==> inputs of build 52 <==
Design microprocessor, start of the top module:
module microprocessor(
  input             clk,
  input             sys_rst,
  input      [15:0] din,
  output     [15:0] dout,
  output     [15:0] imem_addr,
  input      [31:0] imem_data,
  output     [15:0] dmem_addr,
  output            dmem_we,
  input      [15:0] dmem_rdata,
  output            halted
);
reg [31:0] IR;             
reg [15:0] GPR [31:0];     
reg [15:0] SGPR;           
reg [15:0] PC;
reg sign, zero, overflow, carry;
reg jmp_flag;
reg stop;
localparam [2:0] idle            = 3'd0;   
localparam [2:0] fetch_inst      = 3'd1;   
localparam [2:0] dec_exec_inst   = 3'd2;   
localparam [2:0] next_inst       = 3'd3;   
localparam [2:0] sense_halt      = 3'd4;   
reg [2:0] state, next_state;
wire [15:0] src1 = GPR[IR[21:17]];
wire [15:0] src2 = IR[16] ? IR[15:0] : GPR[IR[15:11]];
wire [15:0] rdv  = GPR[IR[26:22]];
wire [16:0] sum     = {1'b0, src1} + {1'b0, src2};
wire [15:0] diff    = src1 - src2;
wire [31:0] mul_res = src1 * src2;
wire [15:0] quot    = (src2 == 16'd0) ? 16'hFFFF : (src1 / src2);
  ...
Settings: LEC_CHECK=0, CAP_MARGIN=20, CORE_ASPECT_RATIO=0.5, CORE_MARGIN=2, CORE_UTILIZATION=72, CTS_CLUSTER_DIAMETER=371, CTS_CLUSTER_SIZE=99, PLACE_DENSITY=0.38, SLEW_MARGIN=20, TNS_END_PERCENT=40; clock period 11.2 ns.
run.sh (not shown) runs the stock make flow with config.mk's settings and CLKGATE_MAP_FILE=.
==> trial 43: changes against build 52 <==
Settings changed: CORE_ASPECT_RATIO 0.5 to not set, CORE_UTILIZATION 72 to 30, CTS_CLUSTER_DIAMETER 371 to not set, CTS_CLUSTER_SIZE 99 to not set, PLACE_DENSITY 0.38 to not set, TNS_END_PERCENT 40 to not set.
==> flow/constraint.sdc (replaced) <==
create_clock -name core_clock -period 26.2 [get_ports {clk}]
set_input_delay 5.2400 -clock core_clock [delete_from_list [all_inputs] [get_ports {clk}]]
set_output_delay 5.2400 -clock core_clock [all_outputs]
set_load 0.01 [all_outputs]
==> trial 12: changes against build 52 <==
Settings changed: ABC_AREA set to 0, CELL_PAD_IN_SITES_GLOBAL_PLACEMENT set to 1, CORE_ASPECT_RATIO 0.5 to not set, CORE_UTILIZATION 72 to 57, CTS_CLUSTER_DIAMETER 371 to 182, CTS_CLUSTER_SIZE 99 to not set, GPL_ROUTABILITY_DRIVEN set to 0, GPL_TIMING_DRIVEN set to 1, PLACE_DENSITY 0.38 to not set, TNS_END_PERCENT 40 to not set.
==> flow/constraint.sdc (replaced) <==
create_clock -name core_clock -period 17.9 [get_ports {clk}]
set_input_delay 3.5800 -clock core_clock [delete_from_list [all_inputs] [get_ports {clk}]]
set_output_delay 3.5800 -clock core_clock [all_outputs]
set_load 0.01 [all_outputs]
==> trial 86: changes against build 52 <==
Settings changed: ABC_AREA set to 1, CORE_ASPECT_RATIO 0.5 to not set, CORE_UTILIZATION 72 to 52, CTS_CLUSTER_DIAMETER 371 to not set, CTS_CLUSTER_SIZE 99 to not set, PLACE_DENSITY 0.38 to not set, TNS_END_PERCENT 40 to not set.
==> flow/constraint.sdc (replaced) <==
create_clock -name core_clock -period 16.3 [get_ports {clk}]
set_input_delay 3.2600 -clock core_clock [delete_from_list [all_inputs] [get_ports {clk}]]
set_output_delay 3.2600 -clock core_clock [all_outputs]
set_load 0.01 [all_outputs]
==> results <==
Trial 86 completed, yet does not pass: setup timing. Trial 12 finished but failed the layout checks on setup timing. Build 52 failed in 5_1_grt on GRT-0116. Trial 43 finished but fails on setup timing. In trial 43 the wire length is lower than in trial 86, by about 3.4%. Worst hold slack, lowest first: trial 43, trial 86, trial 12. Final cell count: trial 86 > trial 43 > trial 12. The highest sequential share of layout area belongs to trial 86, the lowest to trial 43. In trial 43 the clock skew is lower than in trial 12, by 8.1 ps. In trial 43 the utilization is lower than in trial 12, by 34 points. Against trial 12, the area after synthesis of trial 86 is higher by 1.8%. The highest total power belongs to trial 86, the lowest to trial 43. Die area, lowest first: build 52, trial 12, trial 86, trial 43. Combinational power: trial 43 < trial 12 < trial 86. Against trial 12, the non-clock buffer count of trial 43 is higher by 23.

* * *

==> inputs of run a <==
==> flow/design.v <==
`timescale 1ns / 1ps
module microprocessor(
  input             clk,
  input             sys_rst,
  input      [15:0] din,
  output     [15:0] dout,
  output     [15:0] imem_addr,
  input      [31:0] imem_data,
  output     [15:0] dmem_addr,
  output            dmem_we,
  input      [15:0] dmem_rdata,
  output            halted
);
reg [31:0] IR;             
reg [15:0] GPR [31:0];     
reg [15:0] SGPR;           
reg [15:0] PC;
reg sign, zero, overflow, carry;
reg jmp_flag;
reg stop;
localparam [2:0] idle            = 3'd0;   
localparam [2:0] fetch_inst      = 3'd1;   
localparam [2:0] dec_exec_inst   = 3'd2;   
localparam [2:0] next_inst       = 3'd3;   
localparam [2:0] sense_halt      = 3'd4;   
reg [2:0] state, next_state;
wire [15:0] src1 = GPR[IR[21:17]];
wire [15:0] src2 = IR[16] ? IR[15:0] : GPR[IR[15:11]];
wire [15:0] rdv  = GPR[IR[26:22]];
wire [16:0] sum     = {1'b0, src1} + {1'b0, src2};
wire [15:0] diff    = src1 - src2;
wire [31:0] mul_res = src1 * src2;
wire [15:0] quot    = (src2 == 16'd0) ? 16'hFFFF : (src1 / src2);
reg        wr_en;
reg [15:0] wr_val;
reg        jmp_n;
reg        stop_n;
always @(*) begin
  wr_en  = 1'b1;
  wr_val = rdv;
  jmp_n  = 1'b0;
  stop_n = 1'b0;
  case (IR[31:27])
    5'b00000 : wr_val = SGPR;
    5'b00001     : wr_val = IR[16] ? IR[15:0] : src1;
    5'b00010     : wr_val = sum[15:0];
    5'b00011     : wr_val = diff;
    5'b00100     : wr_val = mul_res[15:0];
    5'b00101     : wr_val = quot;
    5'b00110     : wr_val = src1 | src2;
    5'b00111    : wr_val = src1 & src2;
    5'b01000    : wr_val = src1 ^ src2;
    5'b01001   : wr_val = src1 ~^ src2;
    5'b01010   : wr_val = ~(src1 & src2);
    5'b01011    : wr_val = ~(src1 | src2);
    5'b01100    : wr_val = IR[16] ? ~IR[15:0] : ~src1;
    5'b01111 : wr_val = dmem_rdata;
    default  : wr_en = 1'b0;
  endcase
  case (IR[31:27])
    5'b10000        : jmp_n = 1'b1;
    5'b10001      : jmp_n = carry;
    5'b10011       : jmp_n = sign;
    5'b10101       : jmp_n = zero;
    5'b10111   : jmp_n = overflow;
    5'b10010    : jmp_n = ~carry;
    5'b10100     : jmp_n = ~sign;
    5'b10110     : jmp_n = ~zero;
    5'b11000 : jmp_n = ~overflow;
    5'b11001        : stop_n = 1'b1;
    default      : ;
  endcase
end
wire [15:0] rd_new = wr_en ? wr_val : rdv;
wire sign_n  = (IR[31:27] == 5'b00100) ? mul_res[31] : rd_new[15];
wire zero_n  = (IR[31:27] == 5'b00100) ? ~(|mul_res) : ~(|rd_new);
wire carry_n = (IR[31:27] == 5'b00010) ? sum[16] : 1'b0;
wire ovf_n   = (IR[31:27] == 5'b00010) ? ((~src1[15] & ~src2[15] & rd_new[15]) | (src1[15] & src2[15] & ~rd_new[15])) :
               (IR[31:27] == 5'b00011) ? ((~src1[15] & src2[15] & rd_new[15]) | (src1[15] & ~src2[15] & ~rd_new[15])) :
               1'b0;
always @(posedge clk) begin
  if (sys_rst)
    state <= idle;
  else
    state <= next_state;
end
always @(*) begin
  case (state)
    idle            : next_state = fetch_inst;
    fetch_inst      : next_state = dec_exec_inst;
    dec_exec_inst   : next_state = next_inst;
    next_inst       : next_state = sense_halt;
    sense_halt      : next_state = stop ? sense_halt : fetch_inst;
    default         : next_state = idle;
  endcase
end
always @(posedge clk) begin
  if (sys_rst) begin
    sign     <= 1'b0;
    zero     <= 1'b0;
    overflow <= 1'b0;
    carry    <= 1'b0;
    jmp_flag <= 1'b0;
    stop     <= 1'b0;
  end else begin
    case (state)
      idle: begin
        IR <= 32'h0;
        PC <= 16'd0;
      end
      fetch_inst: begin
        IR <= imem_data;
      end
      dec_exec_inst: begin
        if (wr_en)
          GPR[IR[26:22]] <= wr_val;
        if (IR[31:27] == 5'b00100)
          SGPR <= mul_res[31:16];
        sign     <= sign_n;
        zero     <= zero_n;
        carry    <= carry_n;
        overflow <= ovf_n;
        jmp_flag <= jmp_n;
        stop     <= stop_n;
      end
      next_inst: begin
        PC <= jmp_flag ? IR[15:0] : PC + 16'd1;
      end
      default: ;
    endcase
  end
end
assign imem_addr = PC;
assign dmem_addr = IR[15:0];
assign dmem_we   = (state == dec_exec_inst) && ((IR[31:27] == 5'b01101) || (IR[31:27] == 5'b01110));
assign dout      = (IR[31:27] == 5'b01110) ? din : src1;
assign halted    = stop;
endmodule
==> flow/run.sh <==
#!/bin/bash
# the make line also repeats each setting of config.mk as NAME=value (left out here)
make -C /OpenROAD-flow-scripts/flow DESIGN_CONFIG=/design/flow/config.mk WORK_HOME=/design/flow/orfs CLKGATE_MAP_FILE= finish
==> flow/config.mk <==
export PLATFORM = sky130hd
export DESIGN_NAME = microprocessor
export DESIGN_NICKNAME = microprocessor
export VERILOG_FILES = /design/flow/design.v
export SDC_FILE = /design/flow/constraint.sdc
export NUM_CORES = 4
export LEC_CHECK = 0
export ABC_AREA = 0
export CAP_MARGIN = 20
export CORE_MARGIN = 2
export CORE_UTILIZATION = 72
export CTS_CLUSTER_SIZE = 24
export PLACE_DENSITY_LB_ADDON = 0.0
export SETUP_SLACK_MARGIN = 4.17
export SLEW_MARGIN = 20
==> flow/constraint.sdc <==
create_clock -name core_clock -period 15.0 [get_ports {clk}]
set_input_delay 3.0000 -clock core_clock [delete_from_list [all_inputs] [get_ports {clk}]]
set_output_delay 3.0000 -clock core_clock [all_outputs]
set_load 0.01 [all_outputs]
==> inputs of run b, as changes to run a <==
==> flow/config.mk (replaced) <==
export PLATFORM = sky130hd
export DESIGN_NAME = microprocessor
export DESIGN_NICKNAME = microprocessor
export VERILOG_FILES = /design/flow/design.v
export SDC_FILE = /design/flow/constraint.sdc
export NUM_CORES = 4
export LEC_CHECK = 0
export ABC_AREA = 1
export CAP_MARGIN = 20
export CORE_MARGIN = 2
export CORE_UTILIZATION = 58
export SETUP_SLACK_MARGIN = 4.2
export SLEW_MARGIN = 20
==> flow/constraint.sdc (replaced) <==
create_clock -name core_clock -period 16.3 [get_ports {clk}]
set_input_delay 3.2600 -clock core_clock [delete_from_list [all_inputs] [get_ports {clk}]]
set_output_delay 3.2600 -clock core_clock [all_outputs]
set_load 0.01 [all_outputs]
==> inputs of run c, as changes to run a <==
==> flow/config.mk (replaced) <==
export PLATFORM = sky130hd
export DESIGN_NAME = microprocessor
export DESIGN_NICKNAME = microprocessor
export VERILOG_FILES = /design/flow/design.v
export SDC_FILE = /design/flow/constraint.sdc
export NUM_CORES = 4
export LEC_CHECK = 0
export CAP_MARGIN = 20
export CORE_MARGIN = 9
export CORE_UTILIZATION = 30
export CTS_CLUSTER_DIAMETER = 258
export GPL_ROUTABILITY_DRIVEN = 0
export GPL_TIMING_DRIVEN = 0
export HOLD_SLACK_MARGIN = 0.16
export PLACE_DENSITY_LB_ADDON = 0.24
export SLEW_MARGIN = 20
==> flow/constraint.sdc (replaced) <==
create_clock -name core_clock -period 30.0 [get_ports {clk}]
set_input_delay 6.0000 -clock core_clock [delete_from_list [all_inputs] [get_ports {clk}]]
set_output_delay 6.0000 -clock core_clock [all_outputs]
set_load 0.01 [all_outputs]
==> results <==
Run c reached the layout checks and failed them: setup timing. Run a aborted during global routing (5_1_grt) on GRT-0116. Run b produced a layout that fails on setup timing. Register-to-register slack: run b is worse than run c (13 ns). Flip-flop count is the same in run c and run b. In synthesized cell count, run c and run a do not differ. Between run c and run b, the lower first-iteration DRC count is in run c (gap 44%, measured against run b).
Power figures rest on the tool's default switching activity, not on a simulated workload.
